Setup of run A:
Design ALU, start of the top module:
module ALU (
    input  logic clk,
    input  logic rst_n,
    input  logic [5:0] alu_op,
    input  logic word,
    input  logic [15:0] a,
    input  logic [15:0] b,
    input  logic cf_in,
    input  logic [4:0] shift_cnt,
    output logic [15:0] result
);
Size: ~2500 cells after synthesis, ~16 flip-flops, about 63 I/O pins, roughly 0.016 mm2 of cells after synthesis.
export LEC_CHECK = 0
export ABC_AREA = 1
export CAP_MARGIN = 20
export CORE_MARGIN = 2
export CORE_UTILIZATION = 66
export CTS_CLUSTER_DIAMETER = 381
export CTS_CLUSTER_SIZE = 74
export HOLD_SLACK_MARGIN = 0.29
export SLEW_MARGIN = 20
export TNS_END_PERCENT = 5
create_clock -name core_clock -period 56.3 [get_ports {clk}]
run.sh (not shown) runs the stock make flow with config.mk's settings and CLKGATE_MAP_FILE=.
Input changes introduced in run B (baseline for comparison: run A):
Settings: CTS_CLUSTER_DIAMETER: 381 -> 98; ABC_AREA: 1 -> unset; CORE_UTILIZATION: 66 -> 65; CTS_CLUSTER_SIZE: 74 -> unset; HOLD_SLACK_MARGIN: 0.29 -> unset; the clock period (ns, I/O delays scaled along): 56.3 -> 29.6.
Final weighted congestion in routability-driven placement grows by a few percent when moving from run A to run B.
In the flow results for run A and run B, the chip area estimate from yosys synthesis is smaller on run B.
Taking run A as the reference point, the floorplan-stage core utilization of run B falls by 0.80 points.
Per the comparison of run B with run A, post-place setup slack dropped 18.80 ns; post-CTS setup buffer count climbed 42; number of cells in the yosys synthesis report dropped 15%.
Stage in which a tool error killed run B: 5_1_grt.
Setup changes, run B to run C
Settings: GPL_TIMING_DRIVEN newly set to 1; MAX_ROUTING_LAYER newly set to met5; CORE_UTILIZATION changed from 65 to 72; ABC_AREA newly set to 1; CTS_CLUSTER_SIZE newly set to 83; CORE_ASPECT_RATIO newly set to 0.79; PLACE_DENSITY newly set to 0.35; TNS_END_PERCENT removed (was 5); CTS_CLUSTER_DIAMETER changed from 98 to 219.
Notes after the runs:
- Looking at main combinational cell family by area after synthesis, the adder cells result is from run B; the simple AND/OR/NAND/NOR gates one comes from run C.
- Cmp run C and run B / area fraction in and, or, nand and nor cells / lower: run B
- Run C vs run B: die size down by a little under 10%
- There was hardly any difference in post-synthesis sequential area ratio between run C and run B.
- Between run C and run B, the total standard cell area after synthesis is higher for run C.
- Run C finished all stages; layout check result: FAIL, due to negative setup slack.


The RTL this note starts from:
==> flow/design.v <==
`timescale 1ns/1ns
module ALU (
    input  logic clk,
    input  logic rst_n,
    input  logic [5:0] alu_op,
    input  logic word,
    input  logic [15:0] a,
    input  logic [15:0] b,
    input  logic cf_in,
    input  logic [4:0] shift_cnt,
    output logic [15:0] result
);
    logic [15:0] a_in, b_in;
    parameter ADD = 6'b000000;
    parameter SUB = 6'b000001;
    parameter CMP = 6'b000010;
    parameter INC = 6'b000011;
    parameter DEC = 6'b000100;
    parameter NEG = 6'b000101;
    parameter AND = 6'b000110;
    parameter OR = 6'b000111;
    parameter XOR = 6'b001000;
    parameter NOT = 6'b001001;
    parameter TEST = 6'b001010;
    parameter SHL = 6'b001011;
    parameter SHR = 6'b001100;
    parameter SAR = 6'b001101;
    parameter ROL = 6'b001110;
    parameter ROR = 6'b001111;
    parameter RCL = 6'b010000;
    parameter RCR = 6'b010001;
    parameter MUL = 6'b010010;
    parameter IMUL = 6'b010011;
    parameter DIV = 6'b010100;
    parameter IDIV = 6'b010101;
    always @(posedge clk or negedge rst_n) begin
        if (!rst_n) begin
            a_in <= 0;
            b_in <= 0;
        end else begin
            case(alu_op)
                ADD: begin
                    result <= a + b;
                end
                SUB: begin
                    result <= a - b;
                end
                CMP: begin
                    result <= a - b;
                end
                INC: begin
                    result <= a + 1;
                end
                DEC: begin
                    result <= a - 1;
                end
                NEG: begin
                    result <= 0 - a;
                end
                AND: begin
                    result <= a & b;
                end
                OR: begin
                    result <= a | b;
                end
                XOR: begin
                    result <= a ^ b;
                end
                NOT: begin
                    result <= ~a;
                end
                TEST: begin
                    result <= a & b;
                end
                SHL: begin
                    result <= a << shift_cnt;
                end
                SHR: begin
                    result <= a >> shift_cnt;
                end
                SAR: begin
                    result <= a >>> shift_cnt;
                end
                ROL: begin
                    result <= {a[15:0], a[15:0]};
                end
                ROR: begin
                    result <= {a[0], a[15:1]};
                end
                RCL: begin
                    result <= {a[15:0], cf_in};
                end
                RCR: begin
                    result <= {cf_in, a[15:0]};
                end
                MUL: begin
                    result <= a * b;    
                end
                IMUL: begin
                    result <= a * b;    
                end
                DIV: begin
                    result <= (b == 16'd0) ? 16'hFFFF : a / b;
                end
                IDIV: begin
                    result <= (b == 16'd0) ? 16'hFFFF : a / b;
                end
            endcase
        end
    end
endmodule
export LEC_CHECK = 0
export CAP_MARGIN = 20
export CORE_MARGIN = 2
export CORE_UTILIZATION = 68
export CTS_CLUSTER_DIAMETER = 344
export SETUP_SLACK_MARGIN = -2.0
export SLEW_MARGIN = 20
export TNS_END_PERCENT = 5
create_clock -name core_clock -period 29.3 [get_ports {clk}]
The baseline stopped in global routing, error GRT-0232.
Rerun with:
--- a/flow/config.mk
+++ b/flow/config.mk
@@ -9,6 +9,3 @@
 export CORE_MARGIN = 2
-export CORE_UTILIZATION = 68
-export CTS_CLUSTER_DIAMETER = 344
-export SETUP_SLACK_MARGIN = -2.0
+export CORE_UTILIZATION = 57
 export SLEW_MARGIN = 20
-export TNS_END_PERCENT = 5
==> flow/constraint.sdc (replaced) <==
create_clock -name core_clock -period 34.3 [get_ports {clk}]
set_input_delay 6.8600 -clock core_clock [delete_from_list [all_inputs] [get_ports {clk}]]
set_output_delay 6.8600 -clock core_clock [all_outputs]
set_load 0.01 [all_outputs]
Result: The changed run produced a clean layout; synthesized area stays the same; synthesized cell count does not change; die size rose by 19%.
Rerun with:
--- a/flow/config.mk
+++ b/flow/config.mk
@@ -8,4 +8,5 @@
 export CAP_MARGIN = 20
+export CORE_ASPECT_RATIO = 1.96
 export CORE_MARGIN = 2
-export CORE_UTILIZATION = 57
+export CORE_UTILIZATION = 60
 export SLEW_MARGIN = 20
==> flow/constraint.sdc (replaced) <==
create_clock -name core_clock -period 100.0 [get_ports {clk}]
set_input_delay 20.0000 -clock core_clock [delete_from_list [all_inputs] [get_ports {clk}]]
set_output_delay 20.0000 -clock core_clock [all_outputs]
set_load 0.01 [all_outputs]
After rerunning:
- The new run produced a clean layout
- wire length came out higher by about 8%
- global-route usage is higher by 5.9 points
- first-iteration DRC count decreases by about 23%
- total power fell by about 70%
Rerun with:
--- a/flow/config.mk
+++ b/flow/config.mk
@@ -8,5 +8,4 @@
 export CAP_MARGIN = 20
-export CORE_ASPECT_RATIO = 1.96
 export CORE_MARGIN = 2
-export CORE_UTILIZATION = 60
+export CORE_UTILIZATION = 40
 export SLEW_MARGIN = 20
==> flow/constraint.sdc (replaced) <==
create_clock -name core_clock -period 52.8 [get_ports {clk}]
set_input_delay 10.5600 -clock core_clock [delete_from_list [all_inputs] [get_ports {clk}]]
set_output_delay 10.5600 -clock core_clock [all_outputs]
set_load 0.01 [all_outputs]
Die area rises by well over a third.
Cell count rises by a few percent.
Via count falls by a few percent.
Power rises by well over a third.
Rerun with:
--- a/flow/config.mk
+++ b/flow/config.mk
@@ -9,3 +9,3 @@
 export CORE_MARGIN = 2
-export CORE_UTILIZATION = 40
+export CORE_UTILIZATION = 25
 export SLEW_MARGIN = 20
After rerunning: Combinational power rose by about 2%. Hold slack improved by 0.057 ns. Utilization came out lower by 16 points. Sequential power hardly moves. Cell area rose by 2.6%.
Rerun with:
--- a/flow/config.mk
+++ b/flow/config.mk
@@ -9,3 +9,3 @@
 export CORE_MARGIN = 2
-export CORE_UTILIZATION = 25
+export CORE_UTILIZATION = 40
 export SLEW_MARGIN = 20
==> flow/constraint.sdc (replaced) <==
create_clock -name core_clock -period 100.0 [get_ports {clk}]
set_input_delay 20.0000 -clock core_clock [delete_from_list [all_inputs] [get_ports {clk}]]
set_output_delay 20.0000 -clock core_clock [all_outputs]
set_load 0.01 [all_outputs]
Result: Design area shrinks by 2.5%; total power fell by 48%; synthesized area does not change.
No activity file was given, so power comes from the tool's default toggle rates.
